===== config.mk =====
export PLATFORM = sky130hd
export DESIGN_NAME = mips16
export DESIGN_NICKNAME = mips16
export VERILOG_FILES = /design/flow/design.v
export SDC_FILE = /design/flow/constraint.sdc
export NUM_CORES = 4
export LEC_CHECK = 0
export CAP_MARGIN = 20
export CELL_PAD_IN_SITES_GLOBAL_PLACEMENT = 0
export CORE_MARGIN = 2
export CORE_UTILIZATION = 57
export PLACE_DENSITY = 0.35
export SETUP_SLACK_MARGIN = 4.12
export SLEW_MARGIN = 20

===== constraint.sdc =====
create_clock -name core_clock -period 17.1 [get_ports {clk}]
set_input_delay 3.4200 -clock core_clock [delete_from_list [all_inputs] [get_ports {clk}]]
set_output_delay 3.4200 -clock core_clock [all_outputs]
set_load 0.01 [all_outputs]

===== design.v =====
module ALU(a,b,cmd,res);
input [15:0] a,b;
input [2:0] cmd;
output [15:0] res;
assign res = (cmd==0) ? a+b : 
					(cmd==1) ? a-b : 
					(cmd==2) ? a&b : 
					(cmd==3) ? a|b : 
					(cmd==4) ? a^b : 
					(cmd==5) ? a << b : 
					(cmd==6) ? a >> b : 
					a >>> b;
endmodule
module MUX(sel,a,b,out);
parameter n=16;
input sel;
input [n-1:0] a,b;
output [n-1:0] out;
assign out = sel?b:a;
endmodule
module MUX2(sel,a,b,c,out);
parameter n=16;
input [1:0]sel;
input [n-1:0] a,b,c;
output [n-1:0] out;
assign out = sel==0?a:sel==1?b:c;
endmodule
module adder(a,b,result);
input[15:0] a,b;
output [15:0] result;
assign result = a+b;
endmodule
module sign_extend(in,out);
input [5:0] in;
output [15:0] out;
assign out= {{10{in[5]}},in};
endmodule
module controller(opcode,alu_com,w_en,pc_sel,reg1_data,reg2sel,alu_src,mem_write_en,mem_to_reg);
input [3:0] opcode;
input [15:0] reg1_data;
output reg w_en;
output pc_sel,reg2sel,alu_src,mem_write_en,mem_to_reg;
output reg [2:0] alu_com;
assign pc_sel= (opcode==4'b1100 &&reg1_data==0)?1:0;
assign reg2sel = (opcode==11)?1:0;
assign alu_src = (opcode>=9 && opcode <=11)?1:0;
assign mem_write_en = (opcode==11)?1:0;
assign mem_to_reg = (opcode==10)?0:1;
always@(opcode)begin
	case(opcode)
		1: alu_com=0;
		2: alu_com=1;
		3: alu_com=2;
		4: alu_com=3;
		5: alu_com=4;
		6: alu_com=5;
		7: alu_com=6;
		8: alu_com=7;
		9: alu_com=0;
		10: alu_com=0;
		11: alu_com=0;
		default: alu_com=0;
	endcase
	if(opcode>=1 && opcode <=10)
		w_en=1'b1;
	else
		w_en=1'b0;
end
endmodule
module hazard_detection(opcode,r1_decode,r2_decode,w_decode,w_exec,w_mem,w_wb,stall);
input [2:0] r1_decode,r2_decode,w_decode,w_exec,w_mem,w_wb;
input [3:0] opcode;
output stall;
assign stall = ( opcode >=1 && opcode <= 8)?
				(((r1_decode!=0) &&(r1_decode == w_exec || r1_decode==w_mem || r1_decode == w_wb))||
				((r2_decode!=0)&&( r2_decode == w_exec || r2_decode==w_mem || r2_decode == w_wb))?1:0):
				(( opcode== 9 || opcode==12|| opcode==10)?(((r1_decode!=0)&&(r1_decode == w_exec || r1_decode==w_mem || r1_decode == w_wb))?1:0):
				(( opcode == 11)?((((w_decode!=0)&&(w_decode == w_exec || w_decode==w_mem || w_decode == w_wb))||((r1_decode!=0)&&(r1_decode == w_exec || r1_decode==w_mem || r1_decode == w_wb)))?1:0):0));
endmodule
module forwardingUnit(forward_en,wb_mem,wb_wb,mem_reg,reg1,reg2,wb_reg,
									ex_opcode,mem_opcode,ALUsel1,ALUsel2,stall);
input forward_en,wb_mem,wb_wb;
input[2:0] mem_reg,wb_reg,reg1,reg2;
input [3:0] ex_opcode,mem_opcode;
output[1:0] ALUsel1,ALUsel2;
output stall;
assign ALUsel1 = (forward_en==0)?0: (((reg1!=0)&& (reg1==mem_reg))?1:(((reg1!=0)&&(reg1==wb_reg))?2:0))	;
assign ALUsel2 = (forward_en==0)?0: ( ((ex_opcode>=1 && ex_opcode<=8)||ex_opcode==11)?(((reg2!=0)&& (reg2==mem_reg&&wb_mem==1))?1:((reg2!=0)&&(reg2==wb_reg&&wb_wb==1))?2:0):0);
assign stall = (forward_en==0)?0: (((ex_opcode==10&&mem_opcode==11)||(mem_opcode==10)||(ex_opcode==10&&mem_opcode==10))&&(ALUsel1!=0||ALUsel2!=0))?1:0;	
endmodule
module pc(clk,rst,load,in,out);
input clk,rst,load;
input [15:0] in;
output [15:0]out;
reg [15:0] counter;
always@(posedge clk,posedge rst)begin
	if(rst)begin
		counter<=0;
	end
	else if(load) begin
		counter<=in;
	end
end
assign out = counter;
endmodule
module register(clk,rst,en,in,out);
parameter n=16;
input [n-1:0] in;
input clk,rst,en;
output reg [n-1:0] out;
always@(posedge clk,posedge rst) begin
	if(rst) out<=0;
	else if(en)
		out<=in;
end
endmodule
module fetch_id_reg(clk,rst,en,inst_out,inst_out_reg);
input [15:0] inst_out;
input clk,rst,en;
output reg [15:0] inst_out_reg;
always@(posedge clk,posedge rst)begin
 if(rst) inst_out_reg<=0;
 else if(en)
	inst_out_reg<=inst_out;
end
endmodule
module registerFile(clk,rst,rg_wrt_enable,rg_wrt_dest,rg_wrt_data,
		rg_rd_add1,rg_rd_data1,rg_rd_add2,rg_rd_data2,monitor_addr,monitor_data);
input clk,rst;
integer i;
input rg_wrt_enable;
input [2:0] rg_wrt_dest;
input [15:0] rg_wrt_data;
input [2:0] rg_rd_add1,monitor_addr;
output [15:0] rg_rd_data1;
input [2:0] rg_rd_add2;
output [15:0] rg_rd_data2,monitor_data;
reg [15:0] registers [7:0];
assign rg_rd_data1 = registers[rg_rd_add1];
assign rg_rd_data2 = registers[rg_rd_add2];
assign monitor_data = registers[monitor_addr];
always@(negedge clk)begin
	if(rst) begin
		registers [0] <= 0;
		registers [1] <= 0;
		registers [2] <= 0;
		registers [3] <= 0;
		registers [4] <= 0;
		registers [5] <= 0;
		registers [6] <= 0;
		registers [7] <= 0;
	end
	else if(rg_wrt_enable)begin
		registers[rg_wrt_dest] <= rg_wrt_data;
	end
	registers[0] <= 0;
end
endmodule
module mips16(clk,rst,imem_addr,imem_rdata,dmem_addr,dmem_wdata,dmem_we,dmem_rdata,dbg_raddr,dbg_rdata);
defparam id_ex.n=68;
defparam ex_mem.n=42;
defparam mem_wb.n=37;
input clk,rst;
output [15:0] imem_addr;
input [15:0] imem_rdata;
output [15:0] dmem_addr,dmem_wdata;
output dmem_we;
input [15:0] dmem_rdata;
input [2:0] dbg_raddr;
output [15:0] dbg_rdata;
wire pc_sel,reg2sel,alu_src,mem_write_en,mem_to_reg,enable2,enableBase;
wire [15:0] out_src1,out_src2,pc_out,pc_in,adder_out,sign_ex_out,branch_offset,monitor_regFile,aluIn2,mem_out,write_back_data;
wire [15:0] inst_out,inst_out_reg,rg_rd_data1,rg_rd_data2,alu_out,rg_wrt_data,branch_stall;
wire [2:0] alu_com,rg_wrt_dest,reg2src;
wire [67:0] id_ex_reg_out,id_ex_input,id_ex_next;
wire [41:0] ex_mem_reg_out,ex_mem_input;
wire [36:0] mem_wb_reg_out;
wire [1:0] ALUsel1,ALUsel2;
wire w_en,rg_wrt_enable,stall,reg_enable,memory_stall,forward_en,branch_hazard;
wire ready = 1'b0;
sign_extend ex(inst_out_reg[5:0],sign_ex_out);
adder add_offset(sign_ex_out,pc_out,branch_offset);
adder add1(16'd1,pc_out,adder_out);
MUX pc_mux(pc_sel,adder_out,branch_offset,pc_in);
pc p1(clk,rst,enableBase,pc_in,pc_out);
assign imem_addr = pc_out;
assign inst_out = imem_rdata;
assign branch_stall=inst_out& {16{~pc_sel}};
fetch_id_reg fe_id_reg(clk,rst,enableBase,branch_stall,inst_out_reg);
controller control(inst_out_reg[15:12],alu_com,w_en,pc_sel,rg_rd_data1,reg2sel,alu_src,mem_write_en,mem_to_reg);
hazard_detection hazard_detect(inst_out_reg[15:12],inst_out_reg[8:6],inst_out_reg[5:3],
								inst_out_reg[11:9],id_ex_reg_out[37:35],ex_mem_reg_out[2:0],mem_wb_reg_out[2:0],stall);
MUX #(3) reg2mux(reg2sel,inst_out_reg[5:3],inst_out_reg[11:9],reg2src);
registerFile regFile(clk,rst,rg_wrt_enable,rg_wrt_dest,rg_wrt_data,inst_out_reg[8:6],
				rg_rd_data1,reg2src,rg_rd_data2,dbg_raddr,monitor_regFile);
assign dbg_rdata = monitor_regFile;
assign id_ex_input = {inst_out_reg[15:12],inst_out_reg[8:6],reg2src,mem_to_reg,mem_write_en,alu_src,sign_ex_out,w_en,inst_out_reg[11:9],alu_com,rg_rd_data1,rg_rd_data2};
assign id_ex_next = memory_stall ? {id_ex_reg_out[67:32],out_src1,out_src2} : id_ex_input&{68{reg_enable}};
register id_ex(clk,rst,~ready,id_ex_next,id_ex_reg_out);
forwardingUnit fw(forward_en,ex_mem_reg_out[3],mem_wb_reg_out[3],ex_mem_reg_out[2:0]&{3{ex_mem_reg_out[3]}},id_ex_reg_out[63:61],id_ex_reg_out[60:58],mem_wb_reg_out[2:0]&{3{mem_wb_reg_out[3]}},
									id_ex_reg_out[67:64],ex_mem_reg_out[41:38],ALUsel1,ALUsel2,memory_stall);
MUX2 src2(ALUsel2,id_ex_reg_out[15:0],ex_mem_reg_out[19:4],write_back_data,out_src2);
MUX aluMux(id_ex_reg_out[55],out_src2,id_ex_reg_out[54:39],aluIn2);
MUX2 src1(ALUsel1,id_ex_reg_out[31:16],ex_mem_reg_out[19:4],write_back_data,out_src1);
ALU alu(out_src1,aluIn2,id_ex_reg_out[34:32],alu_out);
assign ex_mem_input = {id_ex_reg_out[67:64],id_ex_reg_out[57:56],out_src2,alu_out,id_ex_reg_out[38],id_ex_reg_out[37:35]};
register ex_mem(clk,rst,~ready,ex_mem_input&{42{~memory_stall}},ex_mem_reg_out);
assign dmem_addr = ex_mem_reg_out[19:4];
assign dmem_wdata = ex_mem_reg_out[35:20];
assign dmem_we = ex_mem_reg_out[36];
assign mem_out = dmem_rdata;
register mem_wb(clk,rst,1'b1,{ex_mem_reg_out[37],mem_out,ex_mem_reg_out[19:0]}&{37{~ready}},mem_wb_reg_out);
MUX wb_mux(mem_wb_reg_out[36],mem_wb_reg_out[35:20],mem_wb_reg_out[19:4],write_back_data);
assign rg_wrt_enable=mem_wb_reg_out[3];
assign rg_wrt_dest = mem_wb_reg_out[2:0];
assign rg_wrt_data = write_back_data;
assign forward_en = 1'b1;
assign branch_hazard = stall & (inst_out_reg[15:12]==4'd12);
assign reg_enable = ~branch_hazard;
assign enable2 = (forward_en==1&&memory_stall==1)?0:1;
assign enableBase = enable2 & reg_enable & ~ready;
endmodule

===== run.sh =====
#!/bin/bash
# the make line also repeats each setting of config.mk as NAME=value (left out here)
make -C /OpenROAD-flow-scripts/flow DESIGN_CONFIG=/design/flow/config.mk WORK_HOME=/design/flow/orfs CLKGATE_MAP_FILE= finish

==> results of run 1 <==
[repair_timing]
| item | CTS | global route |
|---|---|---|
| gates resized | 165 | 31 |
| cloned | 4 | 1 |
| hold buffers | 0 | 0 |
| endpoints found under the setup margin | 250 | 46 |
| hold endpoints to repair | 0 | 0 |
| setup buffers | 60 | 24 |
| pin swaps | 35 | 23 |
[stage by stage]
step	area (µm²)	setup WS (ns)
2_1_floorplan	19800	3.58
3_3_place_gp	20800	2.22
3_5_place_dp	20800	2.14
4_1_cts	23300	3.15
5_1_grt	23600	3.12
6_report	23600	3.12
[routing by layer]
metal	track usage, %	vias up	share of wire [%]
met5	0	-	0
met3	7.40	166	10
met1	50.5	8481	40
li1	-	7528	-
met2	55.5	1080	46
met4	14.7	0	3.8
[layout make-up]
class,count,area [µm²]
Antenna cell,3,7.51
Timing Repair Buffer,220,2010
Fill cell,2517,10100
Timing Repair inverter,3,26.3
Inverter,81,323
Clock buffer,42,912
Multi-Input combinational cell,1388,11200
Tap cell,448,561
Sequential cell,297,7910
Clock inverter,148,696
==> impl_metrics.ini, run 1 <==
; yosys + openroad results
[floorplanning]
coreArea_um2 = 33700
chipArea_um2 = 35900
io_pins = 102
floorplan.core_util_pct = 58.2
die_w_um = 189
die_h_um = 189
rows = 67

[worst_setup_path]
cp_num_buf_inv = 1
r2r_end = p1.counter[13]
r2r_setup_slack_ns = 3.59
crit_path_end_kind = primary output
path_max_fanout = 2
ff2ff_path_depth = 22
cp-start-kind = flop
worstSetupPathType = reg2out
slowest_delay_ns = 0.52
critical_path_required_ns = 13.68
startpoint = regFile.registers[7][14]
crit_chain = mux4_2, mux2_4, buf_6
crit_family = multiplexers
worstPathArrival_ns = 10.56
endpoint = dbg_rdata[14]
crit_cells = 3
rr_startpoint = regFile.registers[5][11]
cp_slowest_cell = mux4_2

[worst_hold_path]
hp-start = ex_mem.out[37]
whs_path_depth = 0
min_to = mem_wb.out[36]
min_path_type = reg2reg

[final_timing]
slew_violations = 0
setup_viol = 0
slew_headroom_pct = 20.0
rsz0062_at_grt = true
tns_ns = 0
tightest_slew_ns = 1.17
final-hold-violation-count = 0
skew_ns = 0.0996
whs_ns = 0.346

[cts]
cts.sinks = 297
h-tree-depth = 2
cts_tree = yes
root_buffer = clkbuf_16
cts_made_buffers = 35
clockBufferDepth = 3
clkLatencyLatePin_ns = 0.62
path_clk_slew_ns = 0.07

[layout]
area_growth_pct = 20.4
final-instance-count-excl-fill = 2630
fin_util_pct = 70.0
nets = 2271

[pwr]
p_leak_nw = 10.2
powerDensity_nw_per_um2 = 233
clockPowerShare_pct = 16.0
p_seq_w = 0.00116
powerClk_w = 0.000879
combPwrFrac_pct = 62.9
pwr-share-seq_pct = 21.1
p_int_w = 0.00273
power_w = 0.00549
irDropWorstVdd_mv = 0.164
p_comb_w = 0.00345
p_sw_w = 0.00275
top_power_group = combinational cells
p_sw_share_pct = 50.2

[routing]
drt-vias-per-instance = 6.56
drt_iter0_markers = 2374
ant_nets = 0
wirelength_um = 65400
route.vias.total = 17255
route.detailed.drc = 0
wl_per_cell_um = 24.9
dr.pass1.iters = 6

[placed_design]
dpl.cell_count = 2349
gp_congestion = 0.974
io_buffers = 101
place_hpwl_um = 43400

[run]
maxCapViolations = 0
warnings = 204

[logic_synthesis]
synth_flops = 297
ys_sh_mux_pct = 17.4
xor_share_pct = 2.77
ys_seq_share_pct = 40.3
ys_chip_area_um2 = 19600
largest_area_cell = dfrtp_1
most_common_cell = nor2_1
aoi_share_pct = 15.5
synth.comb.largest_family = multiplexers
syn_area_um2 = 19600
topCellsByArea = dfrtp_1 22%, edfxtp_1 17%, mux4_2 11%, ha_1 4.9%, mux2i_1 4.8%
yosys_cells = 1919
synth-edff-count = 112
simple_gate_share_pct = 12.9
syn_avg_cell_area_um2 = 10.2
fa_ha_area_share_pct = 5.22
netlist.area_leader.share_pct = 21.6
synth_cells = 1919
yosysUniqueCellTypes = 94
synthArstFlopShare_pct = 56.9
ff_type = dfrtp_1
yosys_warnings = 7
top_cells_by_count = 209 x nor2_1, 169 x dfrtp_1, 142 x nand2_1

[global_route]
overflow = 0
grt_pass1_vias = 16659
antenna_found_initial = 2
grt_usage_pct = 36.2
grt_max_degree = 69
grt_first_pass_wirelength_um = 98700

[status]
status = timing/DRC/antenna clean
==> run 2: changes to the inputs <==
CELL_PAD_IN_SITES_GLOBAL_PLACEMENT = default   (was 0)
CORE_UTILIZATION = 72   (was 57)
CTS_CLUSTER_SIZE = 40   (was default)
PLACE_DENSITY = 0.64   (was 0.35)
SETUP_SLACK_MARGIN = -0.65   (was 4.12)
TNS_END_PERCENT = 65   (was default)
clock period = 7.31 ns   (was 17.1 ns; I/O delays follow)
==> impl_metrics.ini, run 2 <==
; generated from flow reports
[status]
status = did not finish
haltStage = global routing (5_1_grt)
firstError = [ERROR GRT-0232] Routing congestion too high. Check the congestion heatmap in the GUI.

[logic_synthesis]
syn_avg_cell_area_um2 = 10.2
synth.comb.largest_family = multiplexers
yosysUniqueCellTypes = 94
netlist.area_leader.share_pct = 21.6
most_common_cell = nor2_1
yosys_warnings = 7
top_cells_by_count = 209 x nor2_1, 169 x dfrtp_1, 142 x nand2_1
aoi_share_pct = 15.5
syn_area_um2 = 19600
xor_share_pct = 2.77
simple_gate_share_pct = 12.9
synth-edff-count = 112
synth_flops = 297
ys_sh_mux_pct = 17.4
ys_chip_area_um2 = 19600
synth_cells = 1919
largest_area_cell = dfrtp_1
topCellsByArea = dfrtp_1 22%, edfxtp_1 17%, mux4_2 11%, ha_1 4.9%, mux2i_1 4.8%
fa_ha_area_share_pct = 5.22
synthArstFlopShare_pct = 56.9
yosys_cells = 1919
ff_type = dfrtp_1
ys_seq_share_pct = 40.3

[placed_design]
gp_congestion = 0.994
io_buffers = 101
place_hpwl_um = 45300

[global_route]
overflow = 11
grt_usage_pct = 72.6

[floorplanning]
chipArea_um2 = 28600
floorplan.core_util_pct = 73.0
rows = 60
die_w_um = 169
die_h_um = 169
io_pins = 102
coreArea_um2 = 26900

[cts]
root_buffer = clkbuf_16
cts_made_buffers = 34
cts.sinks = 297
clockBufferDepth = 3
h-tree-depth = 2
-- run 2: metrics by stage --
step	area, µm²	instances	utilization (%)	worst slack, ns	setup TNS [ns]
after detailed placement	21700	2383	80.8	-0.995	-6.75
after CTS	23600	2596	87.7	-0.724	-9.00
after floorplan	19700	1934	-	-0.393	-13.49
after global placement	21700	2383	80.8	-0.748	-4.48
-- run 2: per-layer routing --
metal	GRT overflow	global-route usage [%]
met1	0	73.8
met2	2	89.9
met3	3	57.2
met4	6	67.8
met5	0	25.9
-- run 2: repair_timing --
action                                  in CTS
setup buffers                               31
hold endpoints to repair                     0
endpoints found under the setup margin       9
gates resized                               23
pin swaps                                   16
hold buffers                                 0
==> run 3: changes to the inputs <==
CORE_UTILIZATION = 59   (was 72)
CTS_CLUSTER_SIZE = default   (was 40)
PLACE_DENSITY = default   (was 0.64)
SETUP_SLACK_MARGIN = 1.92   (was -0.65)
TNS_END_PERCENT = default   (was 65)
clock period = 7.42 ns   (was 7.31 ns; I/O delays follow)
==> impl_metrics.ini, run 3 <==
; yosys + openroad results
[status]
status = complete, but fails checks
check-failures = negative setup slack

[worst_setup_path]
crit_family = buffers and inverters
endpoint = fe_id_reg.inst_out_reg[2]
crit_cells = 30
path_max_fanout = 6
r2r_setup_slack_ns = -1.40
cp_slowest_cell = mux4_2
slowest_delay_ns = 0.53
crit_path_end_kind = flop
startpoint = regFile.registers[1][11]
cp_num_buf_inv = 23
crit_top_cell = buf_6
critical_path_required_ns = 7.75
cp-start-kind = flop
worstPathArrival_ns = 9.15
r2r_end = fe_id_reg.inst_out_reg[2]
ff2ff_path_depth = 30
rr_startpoint = regFile.registers[1][11]
worstSetupPathType = reg2reg

[cts]
root_buffer = clkbuf_16
cts_made_buffers = 35
holdBufCountCts = 0
clkLatencyLatePin_ns = 0.66
cts_tree = yes
path_clk_slew_ns = 0.12
clockBufferDepth = 3
h-tree-depth = 2
cts.sinks = 297

[logic_synthesis]
ys_seq_share_pct = 40.3
yosys_warnings = 7
yosysUniqueCellTypes = 94
synth.comb.largest_family = multiplexers
synth-edff-count = 112
ys_chip_area_um2 = 19600
largest_area_cell = dfrtp_1
netlist.area_leader.share_pct = 21.6
yosys_cells = 1919
synth_flops = 297
simple_gate_share_pct = 12.9
most_common_cell = nor2_1
syn_area_um2 = 19600
top_cells_by_count = 209 x nor2_1, 169 x dfrtp_1, 142 x nand2_1
ys_sh_mux_pct = 17.4
synthArstFlopShare_pct = 56.9
xor_share_pct = 2.77
synth_cells = 1919
syn_avg_cell_area_um2 = 10.2
aoi_share_pct = 15.5
topCellsByArea = dfrtp_1 22%, edfxtp_1 17%, mux4_2 11%, ha_1 4.9%, mux2i_1 4.8%
fa_ha_area_share_pct = 5.22
ff_type = dfrtp_1

[routing]
ant_nets = 0
drt-vias-per-instance = 7.22
wl_met1_um = 28400
top_layer_used = met5
wirelength_um = 86000
dr_wl_met2_um = 37100
route.vias.total = 20129
dr.pass1.iters = 8
wl_per_cell_um = 30.8
wl_met3_um = 12600
route.detailed.drc = 0
drt_iter0_markers = 3637

[pwr]
p_comb_w = 0.00919
p_sw_w = 0.00734
top_power_group = combinational cells
powerDensity_nw_per_um2 = 533
p_sw_share_pct = 51.1
p_leak_nw = 11.4
p_seq_w = 0.00275
clockPowerShare_pct = 16.9
irDropWorstVdd_mv = 0.342
p_int_w = 0.00703
powerClk_w = 0.00242
combPwrFrac_pct = 64.0
pwr-share-seq_pct = 19.2

[run]
warnings = 206
maxCapViolations = 0

[final_timing]
tns_ns = -28.46
skew_ns = 0.144
tightest_slew_ns = 1.17
final-hold-violation-count = 0
slew_violations = 0
whs_ns = 0.361
setup_viol = 26
slew_headroom_pct = 22.0
setup_slack_ns = -1.40
rsz0062_at_grt = true

[placed_design]
post-place-ws_ns = -0.714
io_buffers = 101
dpl-instance-area_um2 = 22100
place_hpwl_um = 43600
gp_congestion = 0.940

[global_route]
antenna_found_initial = 4
grt_pass1_vias = 18936
grt_max_degree = 170
grt_first_pass_wirelength_um = 114000
overflow = 0
grt_usage_pct = 43.0

[layout]
final_area_um2 = 27000
area_growth_pct = 37.5
num-fill-cells = 1683
logic_area_um2 = 12500
nets = 2437
final-seq-area_um2 = 7920

[floorplanning]
coreArea_um2 = 32600
floorplan.core_util_pct = 60.1
die_w_um = 186
io_pins = 102
chipArea_um2 = 34700
rows = 66
die_h_um = 186

[worst_hold_path]
whs_path_depth = 0
min_path_type = reg2reg
min_to = mem_wb.out[36]
hp-start = ex_mem.out[37]
==> run 3: per-stage QoR <==
stage               utilization (%)  power [W]  cells
floorplan                         -    0.00817   1934
global placement               67.9     0.0103   2492
detailed placement             67.9     0.0104   2492
CTS                            79.4     0.0131   2766
global route                   82.7     0.0149   2789
finish                         82.7     0.0144   2789
==> run 3: layout make-up <==
type	instances	share of cell area (%)
multi-input cells	1393	46.3
flip-flops and latches	297	29.4
repair buffers	384	14.4
clock buffers	43	3.70
clock inverters	148	2.98
well taps	442	2.05
inverters	81	1.20
diodes	1	0.00928
==> run 3: repair_timing <==
| action | in CTS | in global routing |
|---|---|---|
| setup buffers | 67 | 22 |
| resized | 353 | 191 |
| pin swaps | 28 | 26 |
| endpoints found under the setup margin | 277 | 287 |
| gates cloned | 17 | 0 |
==> run 3: per-layer routing <==
layer	vias up	GRT usage, %
met5	-	0
met4	2	24.4
met3	656	11.8
met2	2114	65.1
met1	9450	56.1
li1	7907	-
==> run 4: changes to the inputs <==
CORE_UTILIZATION = 72   (was 59)
CTS_CLUSTER_SIZE = 40   (was default)
PLACE_DENSITY = 0.65   (was default)
SETUP_SLACK_MARGIN = -0.65   (was 1.92)
clock period = 6.82 ns   (was 7.42 ns; I/O delays follow)
==> impl_metrics.ini, run 4 <==
; generated from flow reports
[logic_synthesis]
aoi_share_pct = 15.5
largest_area_cell = dfrtp_1
topCellsByArea = dfrtp_1 22%, edfxtp_1 17%, mux4_2 11%, ha_1 4.9%, mux2i_1 4.8%
most_common_cell = nor2_1
yosys_cells = 1919
syn_avg_cell_area_um2 = 10.2
yosysUniqueCellTypes = 94
yosys_warnings = 7
synth.comb.largest_family = multiplexers
ys_seq_share_pct = 40.3
top_cells_by_count = 209 x nor2_1, 169 x dfrtp_1, 142 x nand2_1
netlist.area_leader.share_pct = 21.6
fa_ha_area_share_pct = 5.22
ys_sh_mux_pct = 17.4
simple_gate_share_pct = 12.9
xor_share_pct = 2.77
synthArstFlopShare_pct = 56.9
ys_chip_area_um2 = 19600
synth_cells = 1919
synth-edff-count = 112
ff_type = dfrtp_1
synth_flops = 297
syn_area_um2 = 19600

[status]
firstError = [ERROR GRT-0232] Routing congestion too high. Check the congestion heatmap in the GUI.
haltStage = global routing (5_1_grt)
status = did not finish

[cts]
clockBufferDepth = 3
cts.sinks = 297
h-tree-depth = 2
root_buffer = clkbuf_16
holdBufCountCts = 0
cts_made_buffers = 34

[floorplanning]
io_pins = 102
die_w_um = 169
die_h_um = 169
chipArea_um2 = 28600
coreArea_um2 = 26900
rows = 60
floorplan.core_util_pct = 73.0

[placed_design]
gp_congestion = 1.00
io_buffers = 101
place_hpwl_um = 45500

[global_route]
overflow = 84
grt_usage_pct = 73.2
-- run 4: what timing repair did --
item	4_1_cts
pin swaps	21
buffers inserted	13
endpoints found under the setup margin	10
cloned	1
gates resized	38
-- run 4: routing by layer --
layer | GRT overflow | GRT usage [%]
met5 | 0 | 25.4
met4 | 33 | 67.6
met3 | 0 | 56.8
met2 | 51 | 90.9
met1 | 0 | 75.3
-- run 4: through the flow --
step	cells	total power [W]	setup WS, ns	hold WS [ns]	instance area [µm²]
after floorplan	1934	0.00882	-0.638	0.331	19700
after global placement	2392	0.0112	-1.03	0.333	21800
after detailed placement	2392	0.0115	-1.41	0.337	21800
after CTS	2590	0.0141	-1.04	0.361	23600
==> run 5: changes to the inputs <==
CORE_UTILIZATION = 64   (was 72)
CTS_CLUSTER_SIZE = 99   (was 40)
PLACE_DENSITY = 0.38   (was 0.65)
SETUP_SLACK_MARGIN = default   (was -0.65)
clock period = 4.96 ns   (was 6.82 ns; I/O delays follow)
==> impl_metrics.ini, run 5 <==
; yosys + openroad results
[cts]
cts_made_buffers = 34
h-tree-depth = 2
path_clk_slew_ns = 0.06
cts.sinks = 297
clockBufferDepth = 3
root_buffer = clkbuf_16
cts_tree = yes
clkLatencyLatePin_ns = 0.65

[pwr]
clockPowerShare_pct = 15.7
p_leak_nw = 11.2
top_power_group = combinational cells
pwr-share-seq_pct = 18.8
p_sw_share_pct = 49.9
powerClk_w = 0.00330
p_comb_w = 0.0138
irDropWorstVdd_mv = 0.677
combPwrFrac_pct = 65.5
p_int_w = 0.0105
powerDensity_nw_per_um2 = 840
p_seq_w = 0.00395
p_sw_w = 0.0105

[layout]
nets = 2445
area_growth_pct = 27.6
fin_util_pct = 82.5
num-fill-cells = 1595
final-instance-count-excl-fill = 2753

[logic_synthesis]
most_common_cell = nor2_1
xor_share_pct = 2.77
top_cells_by_count = 209 x nor2_1, 169 x dfrtp_1, 142 x nand2_1
fa_ha_area_share_pct = 5.22
syn_area_um2 = 19600
synth-edff-count = 112
topCellsByArea = dfrtp_1 22%, edfxtp_1 17%, mux4_2 11%, ha_1 4.9%, mux2i_1 4.8%
synth_flops = 297
synthArstFlopShare_pct = 56.9
yosys_warnings = 7
ys_chip_area_um2 = 19600
ys_seq_share_pct = 40.3
netlist.area_leader.share_pct = 21.6
aoi_share_pct = 15.5
ff_type = dfrtp_1
ys_sh_mux_pct = 17.4
syn_avg_cell_area_um2 = 10.2
largest_area_cell = dfrtp_1
yosys_cells = 1919
synth.comb.largest_family = multiplexers
simple_gate_share_pct = 12.9
synth_cells = 1919
yosysUniqueCellTypes = 94

[final_timing]
setup_slack_ns = -2.13
slew_violations = 0
whs_ns = 0.354
tightest_slew_ns = 1.04
setup_viol = 48
slew_headroom_pct = 30.7
final-hold-violation-count = 0
rsz0062_at_grt = true
skew_ns = 0.111

[worst_setup_path]
cp_slowest_cell = mux4_2
ff2ff_path_depth = 18
cp_num_buf_inv = 0
worstSetupPathType = reg2reg
crit_family = AND-OR/OR-AND gates
worstPathArrival_ns = 7.54
r2r_setup_slack_ns = -2.13
endpoint = p1.counter[14]
crit_chain = mux4_2, mux2i_1, nand4_1, nor4_2, and4_4, nand2_4, fa_2, nor2b_2, o21ai_2, a21boi_2, o21ai_2, a21boi_2, o21ai_2, a21o_1, a311oi_2, o21ai_1, nor3b_2, o31ai_1
slowest_delay_ns = 0.62
r2r_end = p1.counter[14]
rr_startpoint = regFile.registers[7][9]
crit_cells = 18
startpoint = regFile.registers[7][9]
crit_path_end_kind = flop
cp-start-kind = flop
critical_path_required_ns = 5.41
crit_top_cell = o21ai_2
path_max_fanout = 8

[floorplanning]
io_pins = 102
chipArea_um2 = 32100
die_h_um = 179
die_w_um = 179
coreArea_um2 = 30300
rows = 64
floorplan.core_util_pct = 64.6

[routing]
wl_met1_um = 25900
wl_met3_um = 11100
route.vias.total = 19500
top_layer_used = met4
dr.pass1.iters = 9
wl_per_cell_um = 28.3
ant_nets = 0
dr_wl_met2_um = 34100
route.detailed.drc = 0
drt_iter0_markers = 3478
wirelength_um = 77900
drt-vias-per-instance = 7.08

[status]
status = complete, but fails checks
check-failures = negative setup slack

[placed_design]
place_hpwl_um = 47200
io_buffers = 101
post-place-ws_ns = -1.93
dpl.cell_count = 2545
gp_congestion = 0.996

[global_route]
grt_max_degree = 80
antenna_found_initial = 2
overflow = 0
grt_usage_pct = 47.2
grt_pass1_vias = 19186
grt_first_pass_wirelength_um = 112000

[worst_hold_path]
min_path_type = reg2reg
whs_path_depth = 0
hp-start = ex_mem.out[37]
min_to = mem_wb.out[36]

[run]
warnings = 204
maxCapViolations = 0
run 5: cell type report:
cell class / count / area [µm²] / share of cell area [%]
tap: 396 / 495 / 1.98
timing repair buffer: 400 / 3510 / 14.0
multi-input combinational: 1386 / 11100 / 44.2
clock inverter: 150 / 752 / 3.00
antenna: 3 / 7.51 / 0.0300
clock buffer: 40 / 946 / 3.78
sequential: 297 / 7920 / 31.6
inverter: 81 / 325 / 1.30
run 5: metal layers:
metal,up-vias,track usage [%]
met4,0,32.5
met3,562,13.5
met1,9143,58.5
met5,-,0
met2,1934,71.8
li1,7861,-
run 5: what timing repair did:
item / CTS / global route
hold buffers: 0 / 0
pin swaps: 17 / 29
endpoints found under the setup margin: 48 / 54
gates resized: 131 / 70
setup buffers: 34 / 33
run 5: metrics by stage:
step	instance area (µm²)	TNS [ns]	power, W
2_1_floorplan	19900	-12.83	0.0122
3_3_place_gp	22800	-36.23	0.0164
3_5_place_dp	22800	-45.21	0.0166
4_1_cts	24700	-33.53	0.0199
5_1_grt	25000	-41.00	0.0218
6_report	25000	-41.29	0.0210
==> run 6: changes to the inputs <==
CAP_MARGIN = 5   (was 20)
CORE_UTILIZATION = 70   (was 64)
CTS_CLUSTER_SIZE = default   (was 99)
PLACE_DENSITY = default   (was 0.38)
SETUP_SLACK_MARGIN = 2.55   (was default)
clock period = 9.0 ns   (was 4.96 ns; I/O delays follow)
==> impl_metrics.ini, run 6 <==
; generated from flow reports
[logic_synthesis]
yosys_warnings = 7
xor_share_pct = 2.77
largest_area_cell = dfrtp_1
ys_seq_share_pct = 40.3
aoi_share_pct = 15.5
synth_flops = 297
simple_gate_share_pct = 12.9
ys_chip_area_um2 = 19600
synthArstFlopShare_pct = 56.9
ys_sh_mux_pct = 17.4
netlist.area_leader.share_pct = 21.6
yosysUniqueCellTypes = 94
most_common_cell = nor2_1
top_cells_by_count = 209 x nor2_1, 169 x dfrtp_1, 142 x nand2_1
syn_avg_cell_area_um2 = 10.2
yosys_cells = 1919
fa_ha_area_share_pct = 5.22
ff_type = dfrtp_1
topCellsByArea = dfrtp_1 22%, edfxtp_1 17%, mux4_2 11%, ha_1 4.9%, mux2i_1 4.8%
syn_area_um2 = 19600
synth-edff-count = 112
synth_cells = 1919
synth.comb.largest_family = multiplexers

[placed_design]
gp_congestion = 0.989
place_hpwl_um = 42500
io_buffers = 101

[status]
haltStage = global routing (5_1_grt)
firstError = [ERROR GRT-0116] Global routing finished with congestion. Check the congestion regions in the DRC Viewer.
status = did not finish

[floorplanning]
floorplan.core_util_pct = 70.8
rows = 61
io_pins = 102
coreArea_um2 = 27700
die_w_um = 171
die_h_um = 171
chipArea_um2 = 29400

[cts]
cts.sinks = 297
root_buffer = clkbuf_16
h-tree-depth = 2
cts_made_buffers = 35
clockBufferDepth = 3

[global_route]
overflow = 72
grt_usage_pct = 70.1
[run 6: metrics by stage]
stage	hold WS, ns	area, µm²	instances	setup WS, ns	util [%]
2_1_floorplan	0.331	20100	1934	0.780	-
4_1_cts	0.348	24400	2544	0.123	88.1
3_3_place_gp	0.332	20900	2280	0.315	75.5
3_5_place_dp	0.336	20900	2280	0.109	75.5
[run 6: what timing repair did]
| item | CTS |
|---|---|
| buffers inserted | 59 |
| gates resized | 349 |
| pin swaps | 23 |
| gates cloned | 16 |
| hold buffers | 0 |
| setup endpoints to repair | 272 |
[run 6: metal layers]
layer / GRT overflow / global-route usage [%]
met2: 38 / 89.3
met1: 1 / 72.5
met5: 0 / 12.5
met4: 33 / 65.4
met3: 0 / 52.0
==> run 7: changes to the inputs <==
CAP_MARGIN = 20   (was 5)
CORE_UTILIZATION = 68   (was 70)
CTS_CLUSTER_SIZE = 40   (was default)
SETUP_SLACK_MARGIN = -0.65   (was 2.55)
clock period = 7.31 ns   (was 9.0 ns; I/O delays follow)
==> impl_metrics.ini, run 7 <==
; yosys + openroad results
[pwr]
p_comb_w = 0.00838
powerDensity_nw_per_um2 = 556
p_sw_w = 0.00667
pwr-share-seq_pct = 20.6
powerClk_w = 0.00207
p_leak_nw = 10.4
clockPowerShare_pct = 15.7
p_int_w = 0.00650
p_sw_share_pct = 50.6
combPwrFrac_pct = 63.7
irDropWorstVdd_mv = 0.411
top_power_group = combinational cells
p_seq_w = 0.00271

[placed_design]
place_hpwl_um = 43800
post-place-ws_ns = -1.04
dpl-instance-area_um2 = 21800
gp_congestion = 0.967
io_buffers = 101

[final_timing]
setup_viol = 27
rsz0062_at_grt = true
final-hold-violation-count = 0
slew_headroom_pct = 17.8
slew_violations = 0
skew_ns = 0.0852
setup_slack_ns = -0.789
tightest_slew_ns = 1.20

[logic_synthesis]
simple_gate_share_pct = 12.9
synth_cells = 1919
ys_sh_mux_pct = 17.4
yosysUniqueCellTypes = 94
ys_seq_share_pct = 40.3
ys_chip_area_um2 = 19600
synth_flops = 297
top_cells_by_count = 209 x nor2_1, 169 x dfrtp_1, 142 x nand2_1
yosys_warnings = 7
synthArstFlopShare_pct = 56.9
most_common_cell = nor2_1
aoi_share_pct = 15.5
yosys_cells = 1919
synth-edff-count = 112
synth.comb.largest_family = multiplexers
syn_area_um2 = 19600
netlist.area_leader.share_pct = 21.6
fa_ha_area_share_pct = 5.22
topCellsByArea = dfrtp_1 22%, edfxtp_1 17%, mux4_2 11%, ha_1 4.9%, mux2i_1 4.8%
xor_share_pct = 2.77
ff_type = dfrtp_1
largest_area_cell = dfrtp_1
syn_avg_cell_area_um2 = 10.2

[global_route]
grt_pass1_vias = 18667
grt_first_pass_wirelength_um = 107000
grt_usage_pct = 46.3
overflow = 0
antenna_found_initial = 0
grt_max_degree = 170

[routing]
wl_per_cell_um = 27.0
route.vias.total = 18882
dr.pass1.iters = 10
drt_iter0_markers = 3327
route.detailed.drc = 0
drt-vias-per-instance = 7.16
ant_nets = 0
wirelength_um = 71200
antenna_cells = 0

[worst_setup_path]
ff2ff_path_depth = 19
endpoint = p1.counter[15]
cp_slowest_cell = mux4_2
critical_path_required_ns = 7.77
worstSetupPathType = reg2reg
r2r_end = p1.counter[15]
crit_top_cell = a21o_1
path_max_fanout = 5
rr_startpoint = regFile.registers[4][0]
cp-start-kind = flop
crit_family = AND-OR/OR-AND gates
slowest_delay_ns = 0.51
crit_cells = 19
cp_num_buf_inv = 1
crit_path_end_kind = flop
crit_chain = mux4_2, mux2i_4, nand4_1, nor4_2, and4_4, nand2_4, inv_1, ha_1, a21o_1, a21o_1, a21o_1, a21o_1, a21oi_2, o211ai_1, a31oi_2, o2111ai_2, xnor2_1, nor2_1, xor2_1
worstPathArrival_ns = 8.56
r2r_setup_slack_ns = -0.79
startpoint = regFile.registers[4][0]

[floorplanning]
io_pins = 102
chipArea_um2 = 30200
floorplan.core_util_pct = 68.7
die_h_um = 174
die_w_um = 174
rows = 62
coreArea_um2 = 28500

[worst_hold_path]
whs_path_depth = 0
min_to = mem_wb.out[36]
min_path_type = reg2reg
hp-start = ex_mem.out[37]

[layout]
final_area_um2 = 23700
area_growth_pct = 20.6
nets = 2345

[cts]
clockBufferDepth = 3
cts_tree = yes
cts_made_buffers = 31
path_clk_slew_ns = 0.07
cts.sinks = 297
clkLatencyLatePin_ns = 0.65
root_buffer = clkbuf_16
h-tree-depth = 1

[run]
maxCapViolations = 0
warnings = 205

[status]
check-failures = negative setup slack
status = complete, but fails checks
-- run 7: layer usage --
| layer | global-route usage, % | vias up | share of wire (%) |
|---|---|---|---|
| li1 | - | 7656 | - |
| met1 | 58.5 | 8920 | 34 |
| met2 | 71.8 | 1870 | 45 |
| met3 | 12.9 | 436 | 14 |
| met4 | 27.6 | 0 | 7.1 |
| met5 | 0 | - | 0 |
-- run 7: final cells by class --
type	instances	area, µm²
Clock inverter	147	701
Clock buffer	38	875
Inverter	81	309
Sequential cell	297	7910
Tap cell	384	480
Timing Repair Buffer	303	2550
Multi-Input combinational cell	1386	10800
Fill cell	1541	4890
-- run 7: stage by stage --
stage	util (%)	TNS (ns)	power (W)	hold WS, ns	cells
3_5_place_dp	76.4	-6.97	0.0106	0.341	2438
5_1_grt	82.9	-12.32	0.0137	0.384	2636
4_1_cts	82.2	-8.41	0.0126	0.379	2629
2_1_floorplan	-	-13.49	0.00823	0.331	1934
6_report	82.9	-10.61	0.0132	0.377	2636
3_3_place_gp	76.4	-5.75	0.0104	0.335	2438
-- run 7: timing repair --
action	in CTS	in global routing
endpoints found under the setup margin	6	7
resized	14	28
hold buffers	0	0
pin swaps	8	15
setup buffers	9	8
==> run 8: changes to the inputs <==
ABC_AREA = 1   (was default)
CORE_ASPECT_RATIO = 1.53   (was default)
CORE_MARGIN = 5   (was 2)
CORE_UTILIZATION = 17   (was 68)
CTS_CLUSTER_DIAMETER = 347   (was default)
CTS_CLUSTER_SIZE = default   (was 40)
GPL_ROUTABILITY_DRIVEN = 0   (was default)
GPL_TIMING_DRIVEN = 0   (was default)
SETUP_SLACK_MARGIN = 2.82   (was -0.65)
clock period = 10.5 ns   (was 7.31 ns; I/O delays follow)
==> impl_metrics.ini, run 8 <==
; yosys + openroad results
[status]
status = timing/DRC/antenna clean

[worst_setup_path]
ff2ff_path_depth = 33
crit_top_cell = buf_4
r2r_setup_slack_ns = 1.00
critical_path_required_ns = 10.99
worstSetupPathType = reg2reg
crit_path_end_kind = flop
slowest_delay_ns = 0.48
worstPathArrival_ns = 9.98
path_max_fanout = 5
cp_slowest_cell = edfxtp_1
cp_num_buf_inv = 10
crit_cells = 33
startpoint = regFile.registers[1][6]
r2r_end = p1.counter[9]
cp-start-kind = flop
endpoint = p1.counter[9]
crit_family = AND-OR/OR-AND gates
rr_startpoint = regFile.registers[1][6]

[layout]
nets = 3176
final-seq-area_um2 = 7910
num-fill-cells = 12401
final-instance-count-excl-fill = 4571
logic_area_um2 = 11600
fin_util_pct = 23.6
area_growth_pct = 37.9

[run]
warnings = 202
maxCapViolations = 0

[global_route]
grt_first_pass_wirelength_um = 133000
gr-usage-met1_pct = 14.3
grt_util_met2_pct = 25.6
grt_max_degree = 89
grt_pass1_vias = 21070
grt_usage_pct = 14.2
grt_util_met3_pct = 1.89
busiest_layer = met2
antenna_found_initial = 5
overflow = 0

[floorplanning]
die_w_um = 286
io_pins = 102
rows = 154
coreArea_um2 = 115000
chipArea_um2 = 123000
die_h_um = 432
floorplan.core_util_pct = 17.1

[final_timing]
tightest_slew_ns = 1.38
rsz0062_at_grt = true
slew_violations = 0
whs_ns = 0.367
slew_headroom_pct = 6.29
final-hold-violation-count = 0
skew_ns = 0.0667
setup_viol = 0
tns_ns = 0

[logic_synthesis]
fa_ha_area_share_pct = 5.17
synth_flops = 297
yosys_cells = 2684
topCellsByArea = dfrtp_1 21%, edfxtp_1 17%, nand2_1 11%, o21ai_0 7.7%, nor2_1 5.3%
ys_seq_share_pct = 40.0
synth.comb.largest_family = simple AND/OR/NAND/NOR gates
most_common_cell = nand2_1
yosys_warnings = 7
top_cells_by_count = 596 x nand2_1, 304 x o21ai_0, 277 x nor2_1
synthArstFlopShare_pct = 56.9
ys_chip_area_um2 = 19800
largest_area_cell = dfrtp_1
syn_avg_cell_area_um2 = 7.37
ff_type = dfrtp_1
syn_area_um2 = 19800
netlist.area_leader.share_pct = 21.4
xor_share_pct = 1.99
ys_sh_mux_pct = 0.304
yosysUniqueCellTypes = 53
simple_gate_share_pct = 23.5
synth_cells = 2684
aoi_share_pct = 19.3
synth-edff-count = 112

[cts]
h-tree-depth = 1
path_clk_slew_ns = 0.07
cts_tree = yes
clkLatencyLatePin_ns = 0.66
cts.sinks = 297
cts_made_buffers = 31
clockBufferDepth = 3
root_buffer = clkbuf_16

[worst_hold_path]
hp-start = ex_mem.out[37]
min_path_type = reg2reg
whs_path_depth = 0
min_to = mem_wb.out[36]

[pwr]
top_power_group = combinational cells
power_w = 0.00966
p_int_w = 0.00439
p_sw_w = 0.00527
powerClk_w = 0.00156
clockPowerShare_pct = 16.1
powerDensity_nw_per_um2 = 354
pwr-share-seq_pct = 18.9
combPwrFrac_pct = 65.0
p_comb_w = 0.00628
p_sw_share_pct = 54.5
irDropWorstVdd_mv = 0.150
p_seq_w = 0.00182
p_leak_nw = 11.9

[routing]
route.detailed.drc = 0
route.vias.total = 21375
wl_per_cell_um = 20.4
drt-vias-per-instance = 4.68
wirelength_um = 93200
ant_nets = 0
drt_iter0_markers = 2042
dr.pass1.iters = 6

[placed_design]
dpl.cell_count = 4281
place_hpwl_um = 67900
io_buffers = 100
[run 8: final cells by class]
cell class / count / area share, %
sequential: 297 / 29.0
inverter: 277 / 3.94
buffer: 183 / 3.83
antenna: 5 / 0.0459
timing repair inverter: 2 / 0.119
tap: 1482 / 6.80
clock inverter: 149 / 3.01
clock buffer: 37 / 3.35
multi-input combinational: 1948 / 42.5
timing repair buffer: 191 / 7.42
[run 8: metrics by stage]
step | cell area (µm²) | setup slack [ns]
2_1_floorplan | 20200 | 1.73
3_3_place_gp | 23100 | 0.267
3_5_place_dp | 23100 | 0.256
4_1_cts | 26200 | 1.21
5_1_grt | 27300 | 0.718
6_report | 27300 | 1.00
[run 8: per-layer routing]
| layer | share of wire (%) | wire length, µm | up-vias |
|---|---|---|---|
| met5 | 0 | 0 | - |
| met3 | 6.6 | 6200 | 438 |
| met2 | 50 | 46300 | 1187 |
| li1 | - | - | 9703 |
| met4 | 11 | 10100 | 0 |
| met1 | 33 | 30700 | 10047 |
[run 8: repair_timing]
action	4_1_cts	5_1_grt
setup buffers	66	24
hold buffers	0	0
gates resized	288	243
setup endpoints to repair	272	272
cloned	10	0
hold endpoints to repair	0	0
pin swaps	48	42
==> run 9: changes to the inputs <==
ABC_AREA = default   (was 1)
CORE_ASPECT_RATIO = default   (was 1.53)
CORE_MARGIN = 2   (was 5)
CORE_UTILIZATION = 68   (was 17)
CTS_CLUSTER_DIAMETER = default   (was 347)
CTS_CLUSTER_SIZE = 36   (was default)
GPL_ROUTABILITY_DRIVEN = default   (was 0)
GPL_TIMING_DRIVEN = default   (was 0)
SETUP_SLACK_MARGIN = 1.74   (was 2.82)
clock period = 5.98 ns   (was 10.5 ns; I/O delays follow)
==> impl_metrics.ini, run 9 <==
; generated from flow reports
[logic_synthesis]
syn_avg_cell_area_um2 = 10.2
ys_sh_mux_pct = 17.4
ys_chip_area_um2 = 19600
aoi_share_pct = 15.5
syn_area_um2 = 19600
synth-edff-count = 112
topCellsByArea = dfrtp_1 22%, edfxtp_1 17%, mux4_2 11%, ha_1 4.9%, mux2i_1 4.8%
yosys_cells = 1919
top_cells_by_count = 209 x nor2_1, 169 x dfrtp_1, 142 x nand2_1
netlist.area_leader.share_pct = 21.6
most_common_cell = nor2_1
yosysUniqueCellTypes = 94
simple_gate_share_pct = 12.9
synth_cells = 1919
largest_area_cell = dfrtp_1
fa_ha_area_share_pct = 5.22
ys_seq_share_pct = 40.3
synth_flops = 297
xor_share_pct = 2.77
synth.comb.largest_family = multiplexers
yosys_warnings = 7
ff_type = dfrtp_1
synthArstFlopShare_pct = 56.9

[cts]
cts_made_buffers = 34
h-tree-depth = 2
cts.sinks = 297
root_buffer = clkbuf_16
holdBufCountCts = 0
clockBufferDepth = 3

[floorplanning]
chipArea_um2 = 30200
io_pins = 102
die_w_um = 174
rows = 62
coreArea_um2 = 28500
floorplan.core_util_pct = 68.7
die_h_um = 174

[status]
haltStage = global routing (5_1_grt)
status = did not finish
firstError = [ERROR GRT-0116] Global routing finished with congestion. Check the congestion regions in the DRC Viewer.

[placed_design]
io_buffers = 101
place_hpwl_um = 45000
gp_congestion = 0.965

[global_route]
grt_usage_pct = 77.6
overflow = 17
-- run 9: metrics by stage --
step | utilization [%] | hold WS (ns) | instances | cell area [µm²] | setup slack, ns
3_3_place_gp | 78.5 | 0.332 | 2464 | 22400 | -1.19
3_5_place_dp | 78.5 | 0.354 | 2464 | 22400 | -1.35
2_1_floorplan | - | 0.331 | 1934 | 20200 | -0.730
4_1_cts | 91.6 | 0.403 | 2749 | 26100 | -1.43
-- run 9: what timing repair did --
item / in CTS
buffers inserted: 87
pin swaps: 75
gates cloned: 11
gates resized: 388
endpoints found under the setup margin: 320
-- run 9: metal layers --
metal,global-route usage (%),overflow
met5,37.5,0
met2,92.4,8
met1,78.2,0
met3,64.5,1
met4,74.6,8
==> run 10: changes to the inputs <==
CORE_UTILIZATION = 40   (was 68)
CTS_CLUSTER_SIZE = default   (was 36)
SETUP_SLACK_MARGIN = default   (was 1.74)
clock period = 6.19 ns   (was 5.98 ns; I/O delays follow)
==> impl_metrics.ini, run 10 <==
; yosys + openroad results
[global_route]
antenna_found_initial = 1
grt_pass1_vias = 17460
grt_util_met3_pct = 5.37
busiest_layer = met2
grt_max_degree = 86
grt_usage_pct = 26.7
grt_util_met2_pct = 42.5
grt_first_pass_wirelength_um = 103000
gr-usage-met1_pct = 35.5
overflow = 0

[floorplanning]
die_h_um = 225
chipArea_um2 = 50800
die_w_um = 225
io_pins = 102
floorplan.core_util_pct = 40.3
coreArea_um2 = 48600
rows = 81

[worst_setup_path]
crit_path_end_kind = flop
worstSetupPathType = reg2reg
crit_top_cell = a21o_1
r2r_setup_slack_ns = -1.30
cp-start-kind = flop
endpoint = p1.counter[15]
crit_cells = 20
path_max_fanout = 5
crit_family = AND-OR/OR-AND gates
cp_num_buf_inv = 2
ff2ff_path_depth = 20
critical_path_required_ns = 6.63
rr_startpoint = regFile.registers[2][5]
slowest_delay_ns = 0.50
r2r_end = p1.counter[15]
startpoint = regFile.registers[2][5]
cp_slowest_cell = mux4_2
worstPathArrival_ns = 7.93
crit_chain = mux4_2, mux2i_2, nand4_1, nor4_2, and4_1, buf_12, nand2_4, inv_2, ha_4, a21o_1, a21o_1, a21o_1, a21o_1, a21oi_2, o211ai_1, a31oi_1, o2111ai_1, xnor2_1, nor2_1, xor2_1

[logic_synthesis]
ys_seq_share_pct = 40.3
synth_cells = 1919
synth.comb.largest_family = multiplexers
syn_area_um2 = 19600
synth-edff-count = 112
synth_flops = 297
ff_type = dfrtp_1
fa_ha_area_share_pct = 5.22
aoi_share_pct = 15.5
topCellsByArea = dfrtp_1 22%, edfxtp_1 17%, mux4_2 11%, ha_1 4.9%, mux2i_1 4.8%
syn_avg_cell_area_um2 = 10.2
most_common_cell = nor2_1
ys_sh_mux_pct = 17.4
yosysUniqueCellTypes = 94
yosys_warnings = 7
synthArstFlopShare_pct = 56.9
ys_chip_area_um2 = 19600
netlist.area_leader.share_pct = 21.6
simple_gate_share_pct = 12.9
yosys_cells = 1919
largest_area_cell = dfrtp_1
xor_share_pct = 2.77
top_cells_by_count = 209 x nor2_1, 169 x dfrtp_1, 142 x nand2_1

[layout]
nets = 2399
area_growth_pct = 26.1
final_area_um2 = 24700
final-instance-count-excl-fill = 2932

[placed_design]
dpl.cell_count = 2732
gp_congestion = 0.930
io_buffers = 101
dpl-instance-area_um2 = 22700
place_hpwl_um = 47500

[cts]
cts.sinks = 297
path_clk_slew_ns = 0.06
root_buffer = clkbuf_16
cts_made_buffers = 37
cts_tree = yes
h-tree-depth = 2
clockBufferDepth = 3
clkLatencyLatePin_ns = 0.62

[pwr]
p_int_w = 0.00797
p_sw_w = 0.00768
pwr-share-seq_pct = 20.2
irDropWorstVdd_mv = 0.406
p_leak_nw = 10.9
combPwrFrac_pct = 63.4
powerClk_w = 0.00256
p_comb_w = 0.00992
top_power_group = combinational cells
clockPowerShare_pct = 16.4
p_sw_share_pct = 49.0
p_seq_w = 0.00316
powerDensity_nw_per_um2 = 633

[routing]
dr.pass1.iters = 5
wirelength_um = 67900
antenna_cells = 0
drt-vias-per-instance = 5.94
route.detailed.drc = 0
ant_nets = 0
route.vias.total = 17426
wl_per_cell_um = 23.2
drt_iter0_markers = 1591

[status]
check-failures = negative setup slack
status = complete, but fails checks

[final_timing]
slew_headroom_pct = 26.6
tightest_slew_ns = 1.07
slew_violations = 0
setup_viol = 31
rsz0062_at_grt = true
skew_ns = 0.0722
setup_slack_ns = -1.30
final-hold-violation-count = 0

[run]
maxCapViolations = 0
warnings = 202

[worst_hold_path]
hp-start = ex_mem.out[37]
min_path_type = reg2reg
min_to = mem_wb.out[36]
whs_path_depth = 0
## run 10: final cells by class
cell class                 count  area, µm²
multi-input combinational   1386      10900
clock inverter               152        717
timing repair buffer         351       3120
clock buffer                  43       1010
sequential                   297       7910
fill                        4455      23900
tap                          622        778
inverter                      81        320
## run 10: what timing repair did
item | CTS | global route
hold buffers | 0 | 0
resized | 118 | 33
cloned | 0 | 0
buffers inserted | 16 | 17
pin swaps | 12 | 17
setup endpoints to repair | 31 | 32
## run 10: stage by stage
| stage | util, % | total power [W] | hold slack, ns | setup TNS [ns] | setup slack, ns |
|---|---|---|---|---|---|
| floorplan | - | 0.00973 | 0.331 | -3.66 | -0.626 |
| global placement | 46.7 | 0.0128 | 0.335 | -8.39 | -1.07 |
| detailed placement | 46.7 | 0.0129 | 0.337 | -9.09 | -1.13 |
| CTS | 50.5 | 0.0154 | 0.353 | -12.36 | -1.16 |
| global route | 50.8 | 0.0167 | 0.357 | -17.53 | -1.49 |
| finish | 50.8 | 0.0157 | 0.349 | -14.33 | -1.30 |
## run 10: layer usage
| layer | vias up | share of wire [%] |
|---|---|---|
| met2 | 761 | 46 |
| li1 | 7779 | - |
| met4 | 2 | 4.1 |
| met3 | 142 | 7.7 |
| met1 | 8742 | 42 |
| met5 | - | 0.012 |
==> run 11: changes to the inputs <==
ABC_AREA = 1   (was default)
CAP_MARGIN = 10   (was 20)
CORE_UTILIZATION = 72   (was 40)
CTS_CLUSTER_DIAMETER = 299   (was default)
CTS_CLUSTER_SIZE = 73   (was default)
PLACE_DENSITY = 0.64   (was default)
SETUP_SLACK_MARGIN = 0.72   (was default)
clock period = 7.28 ns   (was 6.19 ns; I/O delays follow)
==> impl_metrics.ini, run 11 <==
; generated from flow reports
[status]
status = did not finish
haltStage = global routing (5_1_grt)
firstError = [ERROR GRT-0232] Routing congestion too high. Check the congestion heatmap in the GUI.

[logic_synthesis]
yosysUniqueCellTypes = 53
simple_gate_share_pct = 23.5
synthArstFlopShare_pct = 56.9
synth.comb.largest_family = simple AND/OR/NAND/NOR gates
ys_chip_area_um2 = 19800
syn_avg_cell_area_um2 = 7.37
xor_share_pct = 1.99
fa_ha_area_share_pct = 5.17
yosys_cells = 2684
topCellsByArea = dfrtp_1 21%, edfxtp_1 17%, nand2_1 11%, o21ai_0 7.7%, nor2_1 5.3%
synth_flops = 297
ys_sh_mux_pct = 0.304
netlist.area_leader.share_pct = 21.4
largest_area_cell = dfrtp_1
top_cells_by_count = 596 x nand2_1, 304 x o21ai_0, 277 x nor2_1
synth_cells = 2684
aoi_share_pct = 19.3
most_common_cell = nand2_1
ff_type = dfrtp_1
syn_area_um2 = 19800
synth-edff-count = 112
ys_seq_share_pct = 40.0
yosys_warnings = 7

[cts]
cts_made_buffers = 8
root_buffer = clkbuf_16
clockBufferDepth = 3
cts.sinks = 297
holdBufCountCts = 0
h-tree-depth = 1

[floorplanning]
io_pins = 102
die_w_um = 170
rows = 60
floorplan.core_util_pct = 73.4
chipArea_um2 = 28800
die_h_um = 170
coreArea_um2 = 27000

[global_route]
grt_usage_pct = 76.4
overflow = 160

[placed_design]
place_hpwl_um = 47300
dpl-instance-area_um2 = 21800
gp_congestion = 1.03
io_buffers = 101
## run 11: timing repair
item	CTS
setup endpoints to repair	47
gates resized	245
setup buffers	72
pin swaps	52
## run 11: layer usage
metal / GRT overflow / global-route usage, %
met4: 84 / 75.8
met3: 3 / 60.1
met2: 73 / 92.2
met5: 0 / 18.4
met1: 0 / 78.9
## run 11: metrics by stage
stage | setup slack [ns] | hold WS (ns) | cells | total power (W)
after global placement | -0.485 | 0.333 | 3126 | 0.0101
after floorplan | 0.119 | 0.331 | 2699 | 0.00798
after CTS | -0.560 | 0.417 | 3337 | 0.0116
after detailed placement | -0.765 | 0.364 | 3126 | 0.0104
==> run 12: changes to the inputs <==
CAP_MARGIN = 20   (was 10)
CORE_ASPECT_RATIO = 1.53   (was default)
CORE_UTILIZATION = 59   (was 72)
CTS_CLUSTER_DIAMETER = 347   (was 299)
CTS_CLUSTER_SIZE = default   (was 73)
GPL_ROUTABILITY_DRIVEN = 0   (was default)
GPL_TIMING_DRIVEN = 1   (was default)
PLACE_DENSITY = default   (was 0.64)
SETUP_SLACK_MARGIN = 1.46   (was 0.72)
clock period = 10.5 ns   (was 7.28 ns; I/O delays follow)
==> impl_metrics.ini, run 12 <==
; yosys + openroad results
[status]
status = timing/DRC/antenna clean

[floorplanning]
chipArea_um2 = 35100
floorplan.core_util_pct = 59.4
die_h_um = 231
coreArea_um2 = 33300
io_pins = 102
rows = 83
die_w_um = 152

[routing]
route.detailed.drc = 0
wl_per_cell_um = 20.6
wirelength_um = 68200
antenna_cells = 0
ant_nets = 0
dr.pass1.iters = 6
drt_iter0_markers = 1748
drt-vias-per-instance = 6.08
route.vias.total = 20119

[logic_synthesis]
aoi_share_pct = 19.3
ff_type = dfrtp_1
yosys_warnings = 7
xor_share_pct = 1.99
synth_cells = 2684
yosysUniqueCellTypes = 53
synth.comb.largest_family = simple AND/OR/NAND/NOR gates
ys_sh_mux_pct = 0.304
ys_seq_share_pct = 40.0
yosys_cells = 2684
synth-edff-count = 112
netlist.area_leader.share_pct = 21.4
syn_avg_cell_area_um2 = 7.37
largest_area_cell = dfrtp_1
simple_gate_share_pct = 23.5
ys_chip_area_um2 = 19800
topCellsByArea = dfrtp_1 21%, edfxtp_1 17%, nand2_1 11%, o21ai_0 7.7%, nor2_1 5.3%
most_common_cell = nand2_1
synth_flops = 297
fa_ha_area_share_pct = 5.17
synthArstFlopShare_pct = 56.9
top_cells_by_count = 596 x nand2_1, 304 x o21ai_0, 277 x nor2_1
syn_area_um2 = 19800

[layout]
final_area_um2 = 23100
final-instance-count-excl-fill = 3311
num-fill-cells = 2815
area_growth_pct = 16.5
nets = 2978

[worst_setup_path]
critical_path_required_ns = 10.95
rr_startpoint = regFile.registers[1][5]
r2r_end = p1.counter[5]
crit_cells = 29
worstSetupPathType = reg2reg
endpoint = p1.counter[5]
cp_slowest_cell = edfxtp_1
path_max_fanout = 3
ff2ff_path_depth = 29
cp-start-kind = flop
crit_family = buffers and inverters
r2r_setup_slack_ns = 1.07
worstPathArrival_ns = 9.87
slowest_delay_ns = 0.36
startpoint = regFile.registers[1][5]
crit_top_cell = buf_4
crit_path_end_kind = flop
cp_num_buf_inv = 13

[run]
maxCapViolations = 0
warnings = 205

[pwr]
irDropWorstVdd_mv = 0.456
pwr-share-seq_pct = 21.1
combPwrFrac_pct = 62.9
p_comb_w = 0.00539
powerClk_w = 0.00137
p_seq_w = 0.00181
clockPowerShare_pct = 16.0
p_sw_share_pct = 53.2
powerDensity_nw_per_um2 = 372
p_leak_nw = 11.0
p_sw_w = 0.00456
top_power_group = combinational cells
p_int_w = 0.00401

[worst_hold_path]
whs_path_depth = 0
min_path_type = reg2reg
min_to = mem_wb.out[36]
hp-start = ex_mem.out[37]

[cts]
cts.sinks = 297
clkLatencyLatePin_ns = 0.64
cts_tree = yes
cts_made_buffers = 31
h-tree-depth = 1
path_clk_slew_ns = 0.07
clockBufferDepth = 3
root_buffer = clkbuf_16

[global_route]
grt_pass1_vias = 19869
grt_first_pass_wirelength_um = 106000
grt_usage_pct = 38.1
grt_max_degree = 114
antenna_found_initial = 1
overflow = 0

[final_timing]
slew_headroom_pct = 28.8
slew_violations = 0
setup_viol = 0
skew_ns = 0.0716
tightest_slew_ns = 1.06
tns_ns = 0
final-hold-violation-count = 0
rsz0062_at_grt = true

[placed_design]
dpl.cell_count = 3086
io_buffers = 101
dpl-instance-area_um2 = 20900
place_hpwl_um = 46400
## run 12: layer usage
metal  vias to the layer above  GRT usage, %  share of wire, %
met5                         -             0                 0
met2                      1086          66.4                50
met3                       299          4.96               8.1
li1                       9271             -                 -
met1                      9463          44.4                36
met4                         0          23.5               6.5
## run 12: timing repair
item | CTS | global route
hold endpoints to repair | 0 | 0
pin swaps | 26 | 50
setup buffers | 23 | 15
endpoints found under the setup margin | 26 | 26
hold buffers | 0 | 0
gates resized | 179 | 68
## run 12: cell type report
class | instances | area [µm²] | share of cell area, %
Sequential cell | 297 | 7920 | 34.3
Timing Repair Buffer | 185 | 1620 | 7.01
Clock inverter | 148 | 681 | 2.95
Clock buffer | 38 | 886 | 3.84
Inverter | 277 | 1050 | 4.58
Tap cell | 425 | 532 | 2.31
Multi-Input combinational cell | 1941 | 10400 | 45.0
## run 12: through the flow
step	util, %	hold slack [ns]	power (W)	setup WS [ns]
detailed placement	62.6	0.338	0.00699	0.423
floorplan	-	0.331	0.00553	1.50
global route	69.2	0.361	0.00921	0.782
finish	69.2	0.347	0.00857	1.07
global placement	62.6	0.333	0.00695	0.553
CTS	68.1	0.353	0.00837	1.13
==> run 13: changes to the inputs <==
ABC_AREA = default   (was 1)
CORE_ASPECT_RATIO = default   (was 1.53)
CORE_UTILIZATION = 25   (was 59)
CTS_CLUSTER_DIAMETER = default   (was 347)
GPL_TIMING_DRIVEN = default   (was 1)
SETUP_SLACK_MARGIN = 1.21   (was 1.46)
SLEW_MARGIN = 5   (was 20)
clock period = 11.0 ns   (was 10.5 ns; I/O delays follow)
==> impl_metrics.ini, run 13 <==
; yosys + openroad results
[status]
status = timing/DRC/antenna clean

[floorplanning]
coreArea_um2 = 77600
chipArea_um2 = 80700
die_h_um = 284
rows = 102
floorplan.core_util_pct = 25.3
die_w_um = 284
io_pins = 102

[pwr]
top_power_group = combinational cells
p_sw_w = 0.00422
powerDensity_nw_per_um2 = 358
p_int_w = 0.00420
pwr-share-seq_pct = 21.2
p_leak_nw = 9.82
irDropWorstVdd_mv = 0.168
p_seq_w = 0.00179
p_comb_w = 0.00530
power_w = 0.00843
p_sw_share_pct = 50.1
combPwrFrac_pct = 62.8
clockPowerShare_pct = 15.9
powerClk_w = 0.00134

[final_timing]
slew_headroom_pct = 23.5
tightest_slew_ns = 1.15
tns_ns = 0
setup_slack_ns = 1.21
rsz0062_at_grt = true
skew_ns = 0.0860
setup_viol = 0
whs_ns = 0.384
slew_violations = 0
final-hold-violation-count = 0

[layout]
num-fill-cells = 8107
area_growth_pct = 20.0
fin_util_pct = 30.3
nets = 2214

[worst_setup_path]
slowest_delay_ns = 0.48
r2r_setup_slack_ns = 1.21
endpoint = p1.counter[15]
startpoint = regFile.registers[5][11]
crit_top_cell = a21o_1
crit_path_end_kind = flop
cp_num_buf_inv = 1
worstSetupPathType = reg2reg
critical_path_required_ns = 11.43
cp-start-kind = flop
worstPathArrival_ns = 10.22
crit_chain = mux4_2, mux2i_2, nand4_1, nor4_2, and4_4, buf_6, and2_4, ha_4, a21o_1, a21o_1, a21o_1, a21oi_2, o211ai_1, a31oi_1, o2111ai_1, xnor2_1, nor2_1, xor2_1
rr_startpoint = regFile.registers[5][11]
path_max_fanout = 3
crit_family = AND-OR/OR-AND gates
cp_slowest_cell = mux4_2
ff2ff_path_depth = 18
crit_cells = 18
r2r_end = p1.counter[15]

[logic_synthesis]
yosys_warnings = 7
simple_gate_share_pct = 12.9
syn_area_um2 = 19600
synth_cells = 1919
ys_seq_share_pct = 40.3
most_common_cell = nor2_1
netlist.area_leader.share_pct = 21.6
synth-edff-count = 112
xor_share_pct = 2.77
topCellsByArea = dfrtp_1 22%, edfxtp_1 17%, mux4_2 11%, ha_1 4.9%, mux2i_1 4.8%
top_cells_by_count = 209 x nor2_1, 169 x dfrtp_1, 142 x nand2_1
synth_flops = 297
yosys_cells = 1919
synth.comb.largest_family = multiplexers
ys_sh_mux_pct = 17.4
yosysUniqueCellTypes = 94
ff_type = dfrtp_1
largest_area_cell = dfrtp_1
ys_chip_area_um2 = 19600
fa_ha_area_share_pct = 5.22
aoi_share_pct = 15.5
syn_avg_cell_area_um2 = 10.2
synthArstFlopShare_pct = 56.9

[worst_hold_path]
whs_path_depth = 0
hp-start = ex_mem.out[37]
min_path_type = reg2reg
min_to = mem_wb.out[36]

[global_route]
overflow = 0
grt_first_pass_wirelength_um = 98900
grt_pass1_vias = 16015
antenna_found_initial = 1
grt_max_degree = 75
grt_usage_pct = 15.9

[routing]
drt-vias-per-instance = 5.21
route.detailed.drc = 0
wirelength_um = 66400
ant_nets = 0
drt_iter0_markers = 1983
route.vias.total = 16473
antenna_cells = 0
dr.pass1.iters = 6
wl_per_cell_um = 21.0

[cts]
path_clk_slew_ns = 0.06
clkLatencyLatePin_ns = 0.61
clockBufferDepth = 3
cts.sinks = 297
h-tree-depth = 2
cts_tree = yes
cts_made_buffers = 35
root_buffer = clkbuf_16

[run]
maxCapViolations = 0
warnings = 201

[placed_design]
place_hpwl_um = 45800
post-place-ws_ns = 0.573
io_buffers = 101
## run 13: timing repair
| action | CTS | global route |
|---|---|---|
| resized | 49 | 39 |
| hold buffers | 0 | 0 |
| buffers inserted | 4 | 13 |
| pin swaps | 4 | 16 |
| endpoints found under the setup margin | 25 | 16 |
## run 13: per-stage QoR
stage	cell area (µm²)	std cells
after floorplan	19700	1934
final	23500	3162
after detailed placement	21600	2952
after global routing	23500	3162
after global placement	21600	2952
after CTS	23300	3145
## run 13: area by class of cell
cell class              instances  area (µm²)  share of cell area (%)
clock buffers                  38         907                    3.85
repair buffers                168        1540                    6.55
well taps                    1040        1300                    5.53
inverters                      81         320                    1.36
flip-flops and latches        297        7910                    33.6
multi-input cells            1386       10900                    46.2
clock inverters               152         687                    2.92
## run 13: per-layer routing
| metal | wire length, µm | track usage, % | vias to the layer above |
|---|---|---|---|
| met1 | 28700 | 22.1 | 8062 |
| met3 | 6890 | 4.70 | 123 |
| met4 | 2240 | 6.08 | 0 |
| met5 | 0 | 0 | - |
| met2 | 28500 | 23.0 | 889 |
| li1 | - | - | 7399 |
Power is estimated from default activity; no workload was simulated.
